==> job 9174: inputs <==
==> flow/design.v (excerpt) <==
module top(
  input  logic         clk,
  input  logic         rst_n,
  input  logic [31:0]  a, b, c, d, e,  
  output logic [63:0]  y  
);
logic [63:0] mul1_reg, mul2_reg;    
logic [63:0] mul3_reg;             
logic [63:0] sum1_reg;             
logic [63:0] sum2_reg;             
logic [63:0] final_result_reg;    
always_ff @(posedge clk or negedge rst_n) begin
  if (!rst_n) begin
    mul1_reg <= '0;
    mul2_reg <= '0;
  end else begin
    mul1_reg <= a * b;    
    mul2_reg <= c * d;    
  end
end
always_ff @(posedge clk or negedge rst_n) begin
  if (!rst_n) begin
    mul3_reg <= '0;
  end else begin
    mul3_reg <= mul1_reg[31:0] * e;  
  end
end
always_ff @(posedge clk or negedge rst_n) begin
  if (!rst_n) begin
    sum1_reg <= '0;
  end else begin
    sum1_reg <= mul1_reg + mul2_reg;
  end
end
always_ff @(posedge clk or negedge rst_n) begin
  if (!rst_n) begin
    sum2_reg <= '0;
  end else begin
    sum2_reg <= sum1_reg + mul3_reg;
  end
end
always_ff @(posedge clk or negedge rst_n) begin
  if (!rst_n) begin
    final_result_reg <= '0;
  end else begin
    if (|a)  
      final_result_reg <= sum2_reg + sum1_reg;
    else
      final_result_reg <= sum2_reg - mul2_reg;
  end
end
(* IOB="TRUE" *)
always_ff @(posedge clk or negedge rst_n) begin
  if (!rst_n) begin
    y <= '0;
  end else begin
    y <= final_result_reg;
  end
end
endmodule
Settings: LEC_CHECK=0, CAP_MARGIN=30, CELL_PAD_IN_SITES_DETAIL_PLACEMENT=1, CELL_PAD_IN_SITES_GLOBAL_PLACEMENT=1, CORE_ASPECT_RATIO=1.12, CORE_MARGIN=2, CORE_UTILIZATION=58, CTS_CLUSTER_DIAMETER=141, GPL_ROUTABILITY_DRIVEN=1, GPL_TIMING_DRIVEN=0, MIN_ROUTING_LAYER=met2, PLACE_DENSITY_LB_ADDON=0.25, SLEW_MARGIN=15; clock period 9.93 ns.
run.sh (not shown) runs the stock make flow with config.mk's settings and CLKGATE_MAP_FILE=.
==> job 7675: changes against job 9174 <==
==> flow/config.mk (replaced) <==
export PLATFORM = sky130hd
export DESIGN_NAME = top
export DESIGN_NICKNAME = top
export VERILOG_FILES = /design/flow/design.v
export SDC_FILE = /design/flow/constraint.sdc
export NUM_CORES = 4
export LEC_CHECK = 0
export ABC_AREA = 1
export CAP_MARGIN = 20
export CORE_ASPECT_RATIO = 1.29
export CORE_MARGIN = 2
export CORE_UTILIZATION = 56
export CTS_CLUSTER_DIAMETER = 62
export GPL_ROUTABILITY_DRIVEN = 0
export HOLD_SLACK_MARGIN = 0.17
export MAX_ROUTING_LAYER = met4
export PLACE_DENSITY = 0.47
export SLEW_MARGIN = 40
==> flow/constraint.sdc (replaced) <==
create_clock -name core_clock -period 11.0 [get_ports {clk}]
set_input_delay 2.2000 -clock core_clock [delete_from_list [all_inputs] [get_ports {clk}]]
set_output_delay 2.2000 -clock core_clock [all_outputs]
set_load 0.01 [all_outputs]
==> job 1362: changes against job 9174 <==
==> flow/config.mk (replaced) <==
export PLATFORM = sky130hd
export DESIGN_NAME = top
export DESIGN_NICKNAME = top
export VERILOG_FILES = /design/flow/design.v
export SDC_FILE = /design/flow/constraint.sdc
export NUM_CORES = 4
export LEC_CHECK = 0
export ABC_AREA = 1
export CAP_MARGIN = 20
export CORE_ASPECT_RATIO = 0.59
export CORE_MARGIN = 2
export CORE_UTILIZATION = 56
export CTS_CLUSTER_DIAMETER = 123
export GPL_ROUTABILITY_DRIVEN = 0
export GPL_TIMING_DRIVEN = 0
export HOLD_SLACK_MARGIN = -0.05
export MAX_ROUTING_LAYER = met4
export PLACE_DENSITY = 0.47
export SLEW_MARGIN = 40
export TNS_END_PERCENT = 60
==> flow/constraint.sdc (replaced) <==
create_clock -name core_clock -period 14.9 [get_ports {clk}]
set_input_delay 2.9800 -clock core_clock [delete_from_list [all_inputs] [get_ports {clk}]]
set_output_delay 2.9800 -clock core_clock [all_outputs]
set_load 0.01 [all_outputs]
==> changes_impl.md <==
### Physical design

- GRT met1 Usage: 68.0%
- Dpl ws: 3.80 ns
- Status: complete, no violations
- Chip area in the Yosys report: 134,000 um2
- Setup bufs post-CTS: 0
- Post-CTS Resized: 0
- Simple Share, Synth: 19.5%
- Top cell type's share of synthesized area: 40.2%
- Core box area: 237,000 um2
- Met2 usage: 55.2%
- GR peak layer: met1
- Die width: between 600 and 700 um
- Mapped cell area: 134,000 um2
- Adder Share, Synth: 49.3%
- Mux cell area share after synthesis: 0%
- Met3 usage: 29.2%
- Mean Syn Cell Area: roughly 7.4 um2
- Init Core Util: a little under three fifths
(the above is from job 1362)
==> changes_impl.md <==
### Physical design

- Status: complete, no violations
- Mux cell area share after synthesis: 0%
- Setup bufs post-CTS: 0
- Die width: 435 um
- Met2 usage: around 64%
- Core box area: 239,000 um2
- Met3 usage: 4.02%
- Init Core Util: 56.2%
- Simple Share, Synth: 19.5%
- GR peak layer: met2
- Mean Syn Cell Area: 7.39 um2
(the above is from job 7675)
==> changes_impl.md <==
### Implementation results

- GRT met1 Usage: 0%
- Init Core Util: 58.2%
- Adder Share, Synth: 53.7%
- Mean Syn Cell Area: a little over 9 um2
- Status: did not finish
- Core box area: 212,000 um2
- Simple Share, Synth: 17.0%
- Last stage: global routing (5_1_grt)
- Log Error: [ERROR GRT-0116] Global routing finished with congestion. Check the congestion regions in the DRC Viewer.
- Setup bufs post-CTS: 6
- Chip area in the Yosys report: 123,000 um2
- Met2 usage: 86.8%
(the above is from job 9174)

========
==> inputs of garnet <==
==> flow/design.v <==
module top(
  input  logic         clk,
  input  logic         rst_n,
  input  logic [31:0]  a, b, c, d, e,  
  output logic [63:0]  y  
);
logic [63:0] mul1_reg, mul2_reg;    
logic [63:0] mul3_reg;             
logic [63:0] sum1_reg;             
logic [63:0] sum2_reg;             
logic [63:0] final_result_reg;    
always_ff @(posedge clk or negedge rst_n) begin
  if (!rst_n) begin
    mul1_reg <= '0;
    mul2_reg <= '0;
  end else begin
    mul1_reg <= a * b;    
    mul2_reg <= c * d;    
  end
end
always_ff @(posedge clk or negedge rst_n) begin
  if (!rst_n) begin
    mul3_reg <= '0;
  end else begin
    mul3_reg <= mul1_reg[31:0] * e;  
  end
end
always_ff @(posedge clk or negedge rst_n) begin
  if (!rst_n) begin
    sum1_reg <= '0;
  end else begin
    sum1_reg <= mul1_reg + mul2_reg;
  end
end
always_ff @(posedge clk or negedge rst_n) begin
  if (!rst_n) begin
    sum2_reg <= '0;
  end else begin
    sum2_reg <= sum1_reg + mul3_reg;
  end
end
always_ff @(posedge clk or negedge rst_n) begin
  if (!rst_n) begin
    final_result_reg <= '0;
  end else begin
    if (|a)  
      final_result_reg <= sum2_reg + sum1_reg;
    else
      final_result_reg <= sum2_reg - mul2_reg;
  end
end
(* IOB="TRUE" *)
always_ff @(posedge clk or negedge rst_n) begin
  if (!rst_n) begin
    y <= '0;
  end else begin
    y <= final_result_reg;
  end
end
endmodule
==> flow/run.sh <==
#!/bin/bash
# the make line also repeats each setting of config.mk as NAME=value (left out here)
make -C /OpenROAD-flow-scripts/flow DESIGN_CONFIG=/design/flow/config.mk WORK_HOME=/design/flow/orfs CLKGATE_MAP_FILE= finish
==> flow/config.mk <==
export PLATFORM = sky130hd
export DESIGN_NAME = top
export DESIGN_NICKNAME = top
export VERILOG_FILES = /design/flow/design.v
export SDC_FILE = /design/flow/constraint.sdc
export NUM_CORES = 4
export LEC_CHECK = 0
export ABC_AREA = 0
export CAP_MARGIN = 20
export CORE_MARGIN = 2
export CORE_UTILIZATION = 66
export CTS_CLUSTER_DIAMETER = 256
export SLEW_MARGIN = 15
export TNS_END_PERCENT = 45
==> flow/constraint.sdc <==
create_clock -name core_clock -period 14.4 [get_ports {clk}]
set_input_delay 2.8800 -clock core_clock [delete_from_list [all_inputs] [get_ports {clk}]]
set_output_delay 2.8800 -clock core_clock [all_outputs]
set_load 0.01 [all_outputs]
==> inputs of violet, as changes to garnet <==
Settings changed: ABC_AREA 0 to unset, CAP_MARGIN 20 to 30, CELL_PAD_IN_SITES_DETAIL_PLACEMENT set to 1, CORE_ASPECT_RATIO set to 1.12, CORE_UTILIZATION 66 to 45, CTS_CLUSTER_DIAMETER 256 to 141, GPL_ROUTABILITY_DRIVEN set to 1, MIN_ROUTING_LAYER set to met2, PLACE_DENSITY_LB_ADDON set to 0.25, TNS_END_PERCENT 45 to unset.
==> flow/constraint.sdc (replaced) <==
create_clock -name core_clock -period 9.93 [get_ports {clk}]
set_input_delay 1.9860 -clock core_clock [delete_from_list [all_inputs] [get_ports {clk}]]
set_output_delay 1.9860 -clock core_clock [all_outputs]
set_load 0.01 [all_outputs]
==> inputs of amber, as changes to garnet <==
Settings changed: ABC_AREA 0 to unset, CAP_MARGIN 20 to 15, CORE_UTILIZATION 66 to 72, CTS_CLUSTER_DIAMETER 256 to unset, SLEW_MARGIN 15 to 20, TNS_END_PERCENT 45 to unset.
==> flow/constraint.sdc (replaced) <==
create_clock -name core_clock -period 7.68 [get_ports {clk}]
set_input_delay 1.5360 -clock core_clock [delete_from_list [all_inputs] [get_ports {clk}]]
set_output_delay 1.5360 -clock core_clock [all_outputs]
set_load 0.01 [all_outputs]
==> inputs of tundra, as changes to garnet <==
Settings changed: ABC_AREA 0 to 1, CAP_MARGIN 20 to 30, CELL_PAD_IN_SITES_DETAIL_PLACEMENT set to 1, CORE_MARGIN 2 to 5, CORE_UTILIZATION 66 to 46, CTS_CLUSTER_DIAMETER 256 to 218, GPL_TIMING_DRIVEN set to 0, HOLD_SLACK_MARGIN set to -0.02, MAX_ROUTING_LAYER set to met4, MIN_ROUTING_LAYER set to met2, PLACE_DENSITY_LB_ADDON set to 0.19, SETUP_SLACK_MARGIN set to 1.31, TNS_END_PERCENT 45 to 100.
==> flow/constraint.sdc (replaced) <==
create_clock -name core_clock -period 14.6 [get_ports {clk}]
set_input_delay 2.9200 -clock core_clock [delete_from_list [all_inputs] [get_ports {clk}]]
set_output_delay 2.9200 -clock core_clock [all_outputs]
set_load 0.01 [all_outputs]
==> out/results.tsv <==
metric	value	unit
seq_area_frac_synth	9.105	%
dieHeight	557.6	µm
place_ws	-0.4058	ns
setup_viol	0	
cp-start-kind	input pin	
path_depth	25	
status	timing/DRC/antenna clean	
grtUsageTotal	42.23	%
post_cts_buffers	0	
[end of results for violet]
==> out/results.tsv <==
metric	value	unit
post_cts_buffers	267	
aoi_share	6.311	%
stop_stage	global routing	
status	aborted with a tool error	
ys.flop_type	dfrtp_1	
ys_ff	448	
seq_area_frac_synth	9.105	%
dieHeight	417.5	µm
[end of results for amber]
==> out/results.tsv <==
metric	value	unit
status	aborted with a tool error	
stop_stage	global routing	
first-error	[ERROR GRT-0116] Global routing finished with congestion. Check the congestion regions in the DRC Viewer.	
logic_family	adder cells	
grtUsageTotal	76.37	%
io_buffers	193	
clkSinkCount	448	
grt_busiest_layer	met3	
synthSimpleGateAreaFrac	19.53	%
post_cts_buffers	0	
dieHeight	549.8	µm
xor_share	1.895	%
yosysWarnings	1	
clk_path_buf_depth	3	
place_ws	3.206	ns
io_pins	226	
seq_area_frac_synth	8.363	%
[end of results for tundra]
==> out/results.tsv <==
metric	value	unit
place_ws	2.103	ns
warning_count	28	
seq_area_frac_synth	9.105	%
clkSinkCount	448	
wl_met1	132.4	mm
status	timing/DRC/antenna clean	
post_cts_buffers	0	
path_depth	28	
grtUsageTotal	38.44	%
cp-start-kind	input pin	
overflow	0	
setup_viol	0	
[end of results for garnet]
